Design lascon_top, start of the top module:
module lascon_top #(
    parameter int LASCON_VARIANT = 0
)(
    input  logic                                clk,
    input  logic                                rst,
    input  logic [2:0]                          mode_i,      
    input  logic [31:0]                         xof_len_i,   
    input  logic                                start_i,     
    input  logic                                abort_i,     
    output logic                                busy_o,      
    output logic                                done_o,      
    output logic                                tag_fail_o,  
    input  logic [63:0]                         s_axis_tdata,   
    input  logic [7:0]                          s_axis_tkeep,   
    input  logic [3:0]                          s_axis_tuser,   
    input  logic                                s_axis_tlast,   
    input  logic                                s_axis_tvalid,  
    output logic                                s_axis_tready,  
    output logic [63:0]                         m_axis_tdata,   
    output logic [7:0]                          m_axis_tkeep,   
    output logic [3:0]                          m_axis_tuser,   
    output logic                                m_axis_tlast,   
    output logic                                m_axis_tvalid,  
    input  logic                                m_axis_tready   
);
    logic           is_aead_mode;
    assign is_aead_mode = (mode_i == lascon_pkg::MODE_AEAD_ENC) || (mode_i == lascon_pkg::MODE_AEAD_DEC);
    logic           core_start_perm_i;
    logic           core_round_config_i;
    logic   [2:0]   core_word_sel_i;
    lascon_pkg::ascon_word_t    core_data_i;
  ...
For scale: about 200 I/O pins, ~49000 um^2 of cells after synthesis.
clock: 7.75 ns
lec_check: 0
abc_area: 0
cap_margin: 30
cell_pad_in_sites_global_placement: 3
core_aspect_ratio: 1.87
core_margin: 6
core_utilization: 17
cts_cluster_size: 81
max_routing_layer: met5
place_density_lb_addon: 0.23
setup_slack_margin: 0.3
slew_margin: 20
tns_end_percent: 10
run.sh (not shown) runs the stock make flow with config.mk's settings and CLKGATE_MAP_FILE=.
Next try:
ABC_AREA = unset   (was 0)
CAP_MARGIN = 20   (was 30)
CELL_PAD_IN_SITES_GLOBAL_PLACEMENT = unset   (was 3)
CORE_ASPECT_RATIO = unset   (was 1.87)
CORE_MARGIN = 2   (was 6)
CORE_UTILIZATION = 59   (was 17)
CTS_CLUSTER_SIZE = unset   (was 81)
MAX_ROUTING_LAYER = unset   (was met5)
PLACE_DENSITY_LB_ADDON = unset   (was 0.23)
SETUP_SLACK_MARGIN = unset   (was 0.3)
TNS_END_PERCENT = unset   (was 10)
clock period = 3.78 ns   (was 7.75 ns; I/O delays follow)
The changed run failed in 5_1_grt, error GRT-0116; area after synthesis does not change; synthesized cell count does not change; die size decreases by 72%.
Next try:
CORE_UTILIZATION = 57   (was 59)
SETUP_SLACK_MARGIN = 0.3   (was unset)
clock period = 4.49 ns   (was 3.78 ns; I/O delays follow)
After rerunning:
- The new run never finished: it broke off in 5_1_grt, error GRT-0232
- area after synthesis stays the same
- die area came out higher by 3.5%
- synthesized cell count stays the same
Next try:
CORE_UTILIZATION = 72   (was 57)
CTS_CLUSTER_SIZE = 95   (was unset)
TNS_END_PERCENT = 5   (was unset)
Effect: The changed run ended with an error in 5_1_grt on GRT-0116. Area after synthesis stays the same. Die area came out lower by about a fifth. Synthesized cell count does not change.

Starting RTL as in the previous note.
export LEC_CHECK = 0
export ABC_AREA = 1
export CAP_MARGIN = 20
export CORE_MARGIN = 2
export CORE_UTILIZATION = 72
export CTS_CLUSTER_DIAMETER = 373
export CTS_CLUSTER_SIZE = 94
export SETUP_SLACK_MARGIN = -0.32
export SLEW_MARGIN = 20
create_clock -name core_clock -period 3.83 [get_ports {clk}]
The starting point did not get past global routing (GRT-0116).
Edit:
- CORE_UTILIZATION: 72 -> 57
- CTS_CLUSTER_DIAMETER: 373 -> not set
- SETUP_SLACK_MARGIN: -0.32 -> 0.3
Result:
- This time the run reached the layout checks and failed them: setup timing
- synthesized cell count stays the same
- die size climbs by 26%
- synthesized area does not change
Edit:
- CORE_UTILIZATION: 57 -> 67
- CTS_CLUSTER_DIAMETER: not set -> 373
- PLACE_DENSITY: not set -> 0.36
Now the flow died in global routing. Area after synthesis does not change. Die area is lower by 15%. Synthesized cell count does not change.
Edit:
- ABC_AREA: 1 -> not set
- CORE_UTILIZATION: 67 -> 40
- CTS_CLUSTER_DIAMETER: 373 -> not set
- CTS_CLUSTER_SIZE: 94 -> not set
- PLACE_DENSITY: 0.36 -> not set
- clock period: 3.83 -> 6.76 ns (I/O delays scaled with it)
After rerunning: The changed run went through all stages and came out clean. Synthesized cell count drops by about a fifth. Die area climbs by well over a third. Area after synthesis is about the same.
Edit:
- CORE_UTILIZATION: 40 -> 16
Hold slack is better by 0.0043 ns.
Via count climbs by 0.61%.
Final cell count climbs by 32%.
Non-clock buffer count climbs by 139.
Routed wire length drops by 1.1%.
Flip-flop count does not change.
Synthesized area is unchanged.
Critical path depth climbs by 3.
Design area climbs by 7.6%.
